== wip/indigo ==
// cpu
module cpu(clk, reset, s, load, in, out, N, V, Z, w);
    input clk, reset, s, load;
    input [15:0] in;
    output [15:0] out;
    output reg N, V, Z, w;
    parameter Swait = 4'b0000, Sdecode = 4'b0001, SgetA = 4'b0010, SgetB = 4'b0011, Swrite = 4'b0100, Srewrite = 4'b0101, Salu = 4'b0110, Sshift = 4'b0111, Sloadout = 4'b1000;
    wire [15:0] decoder_in;
    reg [1:0] op, shift;
    reg [15:0] sximm5, sximm8;
    reg [2:0] opcode, readnum, writenum;
    reg [3:0] state;
    reg [2:0] nsel;
    reg [1:0] vsel;
    reg loada, loadb, asel, bsel, loadc, loads, write;
    wire [2:0] Z_out;
    vDFFE #(16) Instruct_Reg(clk, load, in, decoder_in);
    always@(*) begin
        op = decoder_in[12:11];
        sximm5 = { {11{decoder_in[4]}}, decoder_in[4:0] };
        sximm8 = { {8{decoder_in[7]}}, decoder_in[7:0] };
        shift = decoder_in[4:3];
        opcode = decoder_in[15:13];
    end
    always@(*)begin
       case(nsel)
            3'b001: begin
                readnum = decoder_in[2:0];
                writenum = decoder_in[2:0];
            end  
            3'b010: begin
                readnum = decoder_in[7:5];
                writenum = decoder_in[7:5];
            end  
            3'b100: begin
                readnum = decoder_in[10:8];
                writenum = decoder_in[10:8];
            end  
            default: {readnum, writenum} = 3'b0;
        endcase 
    end
    reg [3:0] state_t;
    reg w_t;
    reg [2:0] nsel_t;
    reg [1:0] vsel_t;
    reg loada_t, loadb_t, asel_t, bsel_t, loadc_t, loads_t, write_t;
    always @(posedge clk) begin
        {state_t, w_t, nsel_t, vsel_t} = {state, w, nsel, vsel};
        {loada_t, loadb_t, asel_t, bsel_t, loadc_t, loads_t, write_t} = {loada, loadb, asel, bsel, loadc, loads, write};
        if(reset == 1'b1) {w_t, state_t} = {1'b1, Swait};
        else begin
            case(state_t)
                Sdecode: begin
                    if(opcode == 3'b110 && op == 2'b10) {w_t, state_t} = {1'b0, Swrite};
                    else {w_t, state_t} = {1'b0, SgetA};
                end
                Swrite: state_t = Swait;
                Swait: begin 
  ...
export LEC_CHECK = 0
export ABC_AREA = 1
export CAP_MARGIN = 20
export CORE_ASPECT_RATIO = 0.92
export CORE_MARGIN = 2
export CORE_UTILIZATION = 72
export CTS_CLUSTER_DIAMETER = 288
export GPL_ROUTABILITY_DRIVEN = 1
export GPL_TIMING_DRIVEN = 1
export MAX_ROUTING_LAYER = met4
export MIN_ROUTING_LAYER = met1
export PLACE_DENSITY = 0.38
export SETUP_SLACK_MARGIN = -0.19
export SLEW_MARGIN = 20
export TNS_END_PERCENT = 60
create_clock -name core_clock -period 3.71 [get_ports {clk}]
run.sh (not shown) runs the stock make flow with config.mk's settings and CLKGATE_MAP_FILE=.
wip/indigo: all stages done; final checks FAILED (setup timing).
Inputs modified between wip/indigo and wip/nickel:
- a deleted GPL_TIMING_DRIVEN that had been 1
- a deleted ABC_AREA that had been 1
- a deleted GPL_ROUTABILITY_DRIVEN that had been 1
- a deleted CORE_ASPECT_RATIO that had been 0.92
- a deleted PLACE_DENSITY that had been 0.38
- a deleted CTS_CLUSTER_DIAMETER that had been 288
- a deleted TNS_END_PERCENT that had been 60
- a deleted MAX_ROUTING_LAYER that had been met4
- a deleted MIN_ROUTING_LAYER that had been met1
- a deleted SETUP_SLACK_MARGIN that had been -0.19
- a change of the clock period (ns, I/O delays scaled along) from 3.71 to 4.95
Findings:
- wip/nickel has completed all stages; timing, DRC and antenna checks passed.
- Summary of wip/nickel over wip/indigo: switching fraction of total power shows a reduction of 0.77 points, final worst setup slack shows an increase of 0.35 ns.
- wip/indigo has a lower synthesis area per yosys than wip/nickel.
- Re longest individual stage delay on the worst path: wip/indigo was lower than wip/nickel.
- wip/nickel vs wip/indigo: ratio of total power to cell area down by more than 10%
- Diff wip/indigo -> wip/nickel: depth of the most critical reg-to-reg path -6, combinational power -about 30%.
### wip/nickel -> wip/juniper
- CORE_UTILIZATION changed from 72 to 68
- SETUP_SLACK_MARGIN newly set to 0.99
- the clock period (ns, I/O delays scaled along) changed from 4.95 to 4.19
==> comparison <==
Across wip/nickel and wip/juniper, a clean result was obtained everywhere but in wip/juniper. The layout from wip/juniper, despite a flow that completed every stage, fails the layout checks, with the failing checks listed as setup timing. Global-route usage (wip/juniper over wip/nickel): increase, 1.4 points. | ratio of final minimum period to clock period | wip/juniper vs wip/nickel | 11 points higher |. Higher logic depth of the worst register-to-register path was reported by wip/juniper, not wip/nickel. Summary — total power, wip/juniper relative to wip/nickel: higher, by about 30%. The number of CTS-inserted buffers was comparable across wip/nickel and wip/juniper.
Changes in wip/ember relative to wip/juniper:
- CTS_CLUSTER_DIAMETER now 292, previously not set
- SETUP_SLACK_MARGIN no longer set, was 0.99
- PLACE_DENSITY_LB_ADDON now 0.01, previously not set
- CORE_UTILIZATION now 72, was 68
- CTS_CLUSTER_SIZE now 10, previously not set
- the clock period (ns, I/O delays scaled along) now 3.01, was 4.19
--- outcome ---
Clock network fraction of total power was higher in wip/juniper than in wip/ember.
wip/ember completed end to end; final checks failed (setup timing).
Of wip/ember and wip/juniper, the higher clock buffer instance count of the final layout belongs to wip/ember.
Y dimension of the die, wip/ember vs wip/juniper: down by a few percent
Delta (wip/ember minus wip/juniper): growth of design area from synthesis to finish went up; combinational cell fraction of total power now sits higher; post-cts resize count decreased by 27 relative to the old numbers.

========
JK:
cpu again, from the RTL that the note above started with.
make LEC_CHECK=0 ABC_AREA=1 CAP_MARGIN=15 CORE_MARGIN=2 CORE_UTILIZATION=72 CTS_CLUSTER_DIAMETER=29 CTS_CLUSTER_SIZE=71 MAX_ROUTING_LAYER=met4 PLACE_DENSITY=0.38 SETUP_SLACK_MARGIN=0.1 SLEW_MARGIN=20 finish   # period 3.65 ns
Nothing crashed in JK and all stages finished; the problem is that the final layout failed, the offending checks being setup timing.
## Diff of input files: MS against JK
Settings: CTS_CLUSTER_DIAMETER removed (was 29); PLACE_DENSITY removed (was 0.38); CAP_MARGIN changed from 15 to 20; SETUP_SLACK_MARGIN removed (was 0.1); MAX_ROUTING_LAYER removed (was met4); CTS_CLUSTER_SIZE removed (was 71); the clock period (ns, I/O delays scaled along) changed from 3.65 to 3.13.
--- outcome ---
- Per the comparison of MS with JK, logic share of the area roughly the same; switching power decreased by about 1.6% relative to the old numbers; area growth from synthesis to layout went down 3.1 points; power in sequential cells saw an increase; post-route cell area shows a reduction of 320 sq um.
- Not one of JK and MS finished clean.
- JK: all stages done; final checks FAILED (setup timing).
- MS ended up with a higher fraction of area in non-clock buffers than JK did.
> inputs changed (MS -> AL)
Settings: setting TNS_END_PERCENT to 5 for the first time; setting PLACE_DENSITY_LB_ADDON to 0.19 for the first time.
The flow for AL finished, though final verification flagged setup timing.
Max share of the clock period used by the worst path across AL and MS: AL
Relative to MS, the global-route wire length before repair of AL is higher by 7.3%.
The final reports for AL and MS show post-detailed-routing wire length higher in the former.
AL vs MS, clock power share went up by 0.6 points.
Summary: with MS as the reference, internal cell power in AL moved up by a few percent.
A top layer reached by signal wires of met4 is what MS shows, while met5 belongs to AL.

========
== v2 ==
The RTL this note starts from:
==> flow/design.v <==
module vDFFE(clk, load, in, out);
  parameter n=1;
  input clk, load;
  input [n-1:0] in;
  output [n-1:0] out;
  reg [n-1:0] out;
  reg [n-1:0] vDFF_in;
  always@(*)
    vDFF_in = (load) ? in : out;
  always @(posedge clk)
    out <= vDFF_in;
endmodule
module shifter(in, shift, sout);
	input [15:0] in;
	input [1:0] shift;
	output reg [15:0] sout;
	always@(*) begin
		case(shift)
			2'b00: sout = in;
			2'b01: sout = in << 1;
			2'b10: sout = in >> 1;
			2'b11: begin
				sout = in >> 1;
				sout[15] = in[15];
			end
			default: sout = in;
		endcase
	end
endmodule
module ALU(Ain, Bin, ALUop, out, Z);
	input [15:0] Ain, Bin;
	input [1:0] ALUop;
	output reg Z;
	output reg [15:0] out;
	always@(*) begin
		casex(ALUop)
			2'b00: out = Ain + Bin;
			2'b01: out = Ain - Bin;
			2'b10: out = Ain & Bin;
			2'b11: out = ~Bin;
			default: out = 16'bxxxxxxxxxxxxxxxx;
		endcase
		Z = (out == 16'b0) ? 1'b1 : 1'b0;
	end
endmodule
module regfile(data_in, writenum, write, readnum, clk, data_out);
	input [15:0] data_in;
	input [2:0] writenum, readnum;
	input write, clk;
	output reg [15:0] data_out;
	reg [7:0] writenum_out, readnum_out;
	reg [15:0] R0, R1, R2, R3, R4, R5, R6, R7;
	always@(*) begin
		writenum_out = 8'b0;
		case(writenum)
			3'b000: writenum_out[0] = 1'b1;
			3'b001: writenum_out[1] = 1'b1;
			3'b010: writenum_out[2] = 1'b1;
			3'b011: writenum_out[3] = 1'b1;
			3'b100: writenum_out[4] = 1'b1;
			3'b101: writenum_out[5] = 1'b1;
			3'b110: writenum_out[6] = 1'b1;
			3'b111: writenum_out[7] = 1'b1;
			default: writenum_out = 8'b0;
		endcase
	end
	always@(posedge clk) begin
		if(write) begin
			case(writenum_out)
				8'b00000001: R0 <= data_in;
				8'b00000010: R1 <= data_in;
				8'b00000100: R2 <= data_in;
				8'b00001000: R3 <= data_in;
				8'b00010000: R4 <= data_in;
				8'b00100000: R5 <= data_in;
				8'b01000000: R6 <= data_in;
				8'b10000000: R7 <= data_in;
				default: {R0, R1, R2, R3, R4, R5, R6, R7} <= {8'b0, 8'b0, 8'b0, 8'b0, 8'b0, 8'b0, 8'b0, 8'b0};
			endcase
		end
	end
	always@(*) begin
		readnum_out = 8'b0;
		case(readnum)
			3'b000: readnum_out[0] = 1'b1;
			3'b001: readnum_out[1] = 1'b1;
			3'b010: readnum_out[2] = 1'b1;
			3'b011: readnum_out[3] = 1'b1;
			3'b100: readnum_out[4] = 1'b1;
			3'b101: readnum_out[5] = 1'b1;
			3'b110: readnum_out[6] = 1'b1;
			3'b111: readnum_out[7] = 1'b1;
			default: readnum_out = 8'b0;
		endcase
	end
	always@(*) begin
		case(readnum_out)
			8'b00000001: data_out = R0;
			8'b00000010: data_out = R1;
			8'b00000100: data_out = R2;
			8'b00001000: data_out = R3;
			8'b00010000: data_out = R4;
			8'b00100000: data_out = R5;
			8'b01000000: data_out = R6;
			8'b10000000: data_out = R7;
			default: data_out = 16'b0;
		endcase
	end
endmodule
module datapath(clk,readnum,vsel,loada,loadb,shift,asel,bsel,ALUop,loadc,loads,writenum,write,mdata,PC,sximm5,sximm8,Z_out,datapath_out);
  input clk;
  input [2:0] readnum, writenum;
  input [1:0] ALUop, shift;
  input write, loada, loadb, asel, bsel, loadc, loads;
  input [1:0] vsel;
  input [15:0] sximm5, sximm8, mdata;
  input [7:0] PC;
  output [15:0] datapath_out;
  output [2:0] Z_out;
  wire [15:0] data_out;
  wire [15:0] out;
  wire [15:0] sout;
  wire Z;
  wire [15:0] in;
  wire [15:0] in_loadA;
  wire [15:0] datapath_out;
  wire [2:0] Z_out;
  reg [15:0] data_in;
  reg [15:0] Ain;
  reg [15:0] Bin;
  reg [2:0] status_in;
  regfile REGFILE(.data_in(data_in),.writenum(writenum),.write(write),.readnum(readnum),.clk(clk),.data_out(data_out));
  ALU U2(.Ain(Ain),.Bin(Bin),.ALUop(ALUop),.out(out),.Z(Z));
  shifter U1(.in(in),.shift(shift),.sout(sout));
  always@(*)begin   
    case(vsel)
      2'b00: data_in = datapath_out;
      2'b01: data_in = {8'b0, PC};
      2'b10: data_in = sximm8;
      2'b11: data_in = mdata;
      default: data_in = 16'b0;
    endcase
  end
  always@(*)begin
    if(asel == 1'b1)  
      Ain = 16'b0000000000000000;
    else
      Ain = in_loadA;
  end
  always@(*)begin
    if(bsel == 1'b1)  
      Bin = sximm5;
    else
      Bin = sout;
  end
  always@(*) begin
    status_in[2] = (Ain[15]^Bin[15]) ? 0 : (out[15]^Ain[15]);
    status_in[1] = out[15];
    status_in[0] = Z;
  end
  vDFFE #(16) A(clk, loada, data_out, in_loadA);
  vDFFE #(16) B(clk, loadb, data_out, in);
  vDFFE #(16) C(clk, loadc, out, datapath_out);
  vDFFE #(3) STATUS(clk, loads, status_in, Z_out);
endmodule
module cpu(clk, reset, s, load, in, out, N, V, Z, w);
    input clk, reset, s, load;
    input [15:0] in;
    output [15:0] out;
    output reg N, V, Z, w;
    parameter Swait = 4'b0000, Sdecode = 4'b0001, SgetA = 4'b0010, SgetB = 4'b0011, Swrite = 4'b0100, Srewrite = 4'b0101, Salu = 4'b0110, Sshift = 4'b0111, Sloadout = 4'b1000;
    wire [15:0] decoder_in;
    reg [1:0] op, shift;
    reg [15:0] sximm5, sximm8;
    reg [2:0] opcode, readnum, writenum;
    reg [3:0] state;
    reg [2:0] nsel;
    reg [1:0] vsel;
    reg loada, loadb, asel, bsel, loadc, loads, write;
    wire [2:0] Z_out;
    vDFFE #(16) Instruct_Reg(clk, load, in, decoder_in);
    always@(*) begin
        op = decoder_in[12:11];
        sximm5 = { {11{decoder_in[4]}}, decoder_in[4:0] };
        sximm8 = { {8{decoder_in[7]}}, decoder_in[7:0] };
        shift = decoder_in[4:3];
        opcode = decoder_in[15:13];
    end
    always@(*)begin
       case(nsel)
            3'b001: begin
                readnum = decoder_in[2:0];
                writenum = decoder_in[2:0];
            end  
            3'b010: begin
                readnum = decoder_in[7:5];
                writenum = decoder_in[7:5];
            end  
            3'b100: begin
                readnum = decoder_in[10:8];
                writenum = decoder_in[10:8];
            end  
            default: {readnum, writenum} = 3'b0;
        endcase 
    end
    reg [3:0] state_t;
    reg w_t;
    reg [2:0] nsel_t;
    reg [1:0] vsel_t;
    reg loada_t, loadb_t, asel_t, bsel_t, loadc_t, loads_t, write_t;
    always @(posedge clk) begin
        {state_t, w_t, nsel_t, vsel_t} = {state, w, nsel, vsel};
        {loada_t, loadb_t, asel_t, bsel_t, loadc_t, loads_t, write_t} = {loada, loadb, asel, bsel, loadc, loads, write};
        if(reset == 1'b1) {w_t, state_t} = {1'b1, Swait};
        else begin
            case(state_t)
                Sdecode: begin
                    if(opcode == 3'b110 && op == 2'b10) {w_t, state_t} = {1'b0, Swrite};
                    else {w_t, state_t} = {1'b0, SgetA};
                end
                Swrite: state_t = Swait;
                Swait: begin 
                    state_t = (s == 1'b1) ? Sdecode : Swait;
                    w_t = ~s;
                end
                SgetA: state_t = SgetB;
                SgetB: begin
                    if(opcode == 3'b110 && op == 2'b0) state_t = Sshift;
                    else if(opcode == 3'b101) state_t = Salu;
                end
                Salu: state_t = Sloadout;
                Sshift: state_t = Sloadout;
                Sloadout: state_t = Srewrite;
                Srewrite: state_t = Swait;
                default: {state_t, w_t} = {Swait, 1'b1};
            endcase
        end
        case(state_t)
            SgetA: {nsel_t, loada_t, loadb_t} = {3'b100, 1'b1, 1'b0};
            SgetB: {nsel_t, loadb_t, loada_t} = {3'b001, 1'b1, 1'b0};
            Salu: {asel_t, bsel_t} = {1'b0, 1'b0};
            Sshift: {asel_t, bsel_t} = {1'b1, 1'b0};
            Sloadout: {loadc_t, loads_t} = {1'b1, 1'b1};
            Srewrite: {vsel_t, nsel_t, write_t} = {2'b0, 3'b010, 1'b1};
            Swrite: {vsel_t, nsel_t, write_t} = {2'b10, 3'b100, 1'b1};
            default: begin 
                {nsel_t, vsel_t} = {3'b0, 2'b0};
                {loada_t, loadb_t, loadc_t, loads_t, asel_t, bsel_t, write_t} = 1'b0;
            end
        endcase
        {state, w, nsel, vsel} <= {state_t, w_t, nsel_t, vsel_t};
        {loada, loadb, asel, bsel, loadc, loads, write} <= {loada_t, loadb_t, asel_t, bsel_t, loadc_t, loads_t, write_t};
    end
    datapath DP(
        .clk(clk), 
        .readnum(readnum), 
        .vsel(vsel), 
        .loada(loada), 
        .loadb(loadb), 
        .shift(shift),
        .asel(asel),
        .bsel(bsel),
        .ALUop(op),
        .loadc(loadc),
        .loads(loads),
        .writenum(writenum),
        .write(write),
        .mdata(16'b0),
        .PC(8'b0),
        .sximm5(sximm5),
        .sximm8(sximm8),
        .Z_out(Z_out),
        .datapath_out(out)
    );
    always @(*) begin
        V = Z_out[2];
        N = Z_out[1];
        Z = Z_out[0];
    end
endmodule
make LEC_CHECK=0 ABC_AREA=1 CAP_MARGIN=20 CORE_MARGIN=2 CORE_UTILIZATION=72 CTS_CLUSTER_DIAMETER=292 CTS_CLUSTER_SIZE=10 PLACE_DENSITY_LB_ADDON=0.01 SETUP_SLACK_MARGIN=0.17 SLEW_MARGIN=20 finish   # period 3.01 ns
To summarise v2: no stage aborted, but the layout did not pass its checks, failing on negative setup slack.
The following lists how v40 was set up differently from v2:
# v2
export LEC_CHECK = 0
export ABC_AREA = 1
export CAP_MARGIN = 20
export CORE_MARGIN = 2
export CORE_UTILIZATION = 72
export CTS_CLUSTER_DIAMETER = 292
export CTS_CLUSTER_SIZE = 10
export PLACE_DENSITY_LB_ADDON = 0.01
export SETUP_SLACK_MARGIN = 0.17
export SLEW_MARGIN = 20
create_clock -name core_clock -period 3.01 [get_ports {clk}]
# v40
export LEC_CHECK = 0
export CAP_MARGIN = 20
export CORE_MARGIN = 2
export CORE_UTILIZATION = 69
export CTS_CLUSTER_DIAMETER = 292
export PLACE_DENSITY_LB_ADDON = 0.01
export SLEW_MARGIN = 20
create_clock -name core_clock -period 3.01 [get_ports {clk}]
[summary]
Summary of v40 over v2: wire length of the first global-routing pass -about 11%, number of buffers added by the clock tree synthesis step -12%, fraction of the yosys area taken by sequential cells -1.4 points, path depth of the worst reg2reg path -7.
Between v40 and v2, worst setup slack is higher for v2, v40 comes in under that.
v40: complete, dirty (negative setup slack)
Of v40 and v2, the lower fraction of power spent switching nets belongs to v40.
The floorplan core area of v40 is higher than that of v2.
v40 supports a lower top clock frequency than v2.
As of v40, synthesized area had risen by a few percent compared to v2.
[v40] post-CTS setup repair buffer count fell 3 relative to v2
v40 vs v2: non-clock buffer count up in v40
Modified inputs, v22 compared to v40
# v40
export LEC_CHECK = 0
export CAP_MARGIN = 20
export CORE_MARGIN = 2
export CORE_UTILIZATION = 69
export CTS_CLUSTER_DIAMETER = 292
export PLACE_DENSITY_LB_ADDON = 0.01
export SLEW_MARGIN = 20
create_clock -name core_clock -period 3.01 [get_ports {clk}]
# v22
export LEC_CHECK = 0
export CAP_MARGIN = 20
export CORE_MARGIN = 2
export CORE_UTILIZATION = 55
export SLEW_MARGIN = 20
create_clock -name core_clock -period 4.8 [get_ports {clk}]
Notes after the runs:
Changes observed in v22 relative to v40: area of all placed cells without fillers saw a decrease; routed wire length saw a decrease; detailed router's first-iteration violation count saw a decrease; clock-buffer cell count now sits higher; total instance count after detailed placement shows a reduction of 4.5%. v22 completed; timing, DRC and antenna clean. For the global-route usage, v22 came in 11 points lower than v40 did. Looking at origin of the worst setup path, the Instruct_Reg.out[3] result is from v22; the Instruct_Reg.out[4] one comes from v40. Clock tree skew after final layout delta (v22 − v40): favourable.
Inputs modified between v22 and v26:
# v22
export LEC_CHECK = 0
export CAP_MARGIN = 20
export CORE_MARGIN = 2
export CORE_UTILIZATION = 55
export SLEW_MARGIN = 20
create_clock -name core_clock -period 4.8 [get_ports {clk}]
# v26
export LEC_CHECK = 0
export CAP_MARGIN = 20
export CORE_MARGIN = 2
export CORE_UTILIZATION = 67
export SLEW_MARGIN = 20
create_clock -name core_clock -period 5.13 [get_ports {clk}]
==> results <==
- v26 completed every stage of the flow, and the final layout passed the timing, DRC and antenna checks.
- Biggest cell delay along the critical path, v22 and v26: smaller value in v26
- After detailed routing, v22 needs more wire than v26.
- Required time at the worst-slack endpoint up 330 ps in v26 wrt v22
- Going from v22 to v26, sequential portion of the cell area now larger; critical path depth went down 1; maximum VDD drop shows a reduction of about 9%; non-clock buffer count now sits lower.
Power figures rest on the tool's default switching activity, not on a simulated workload.
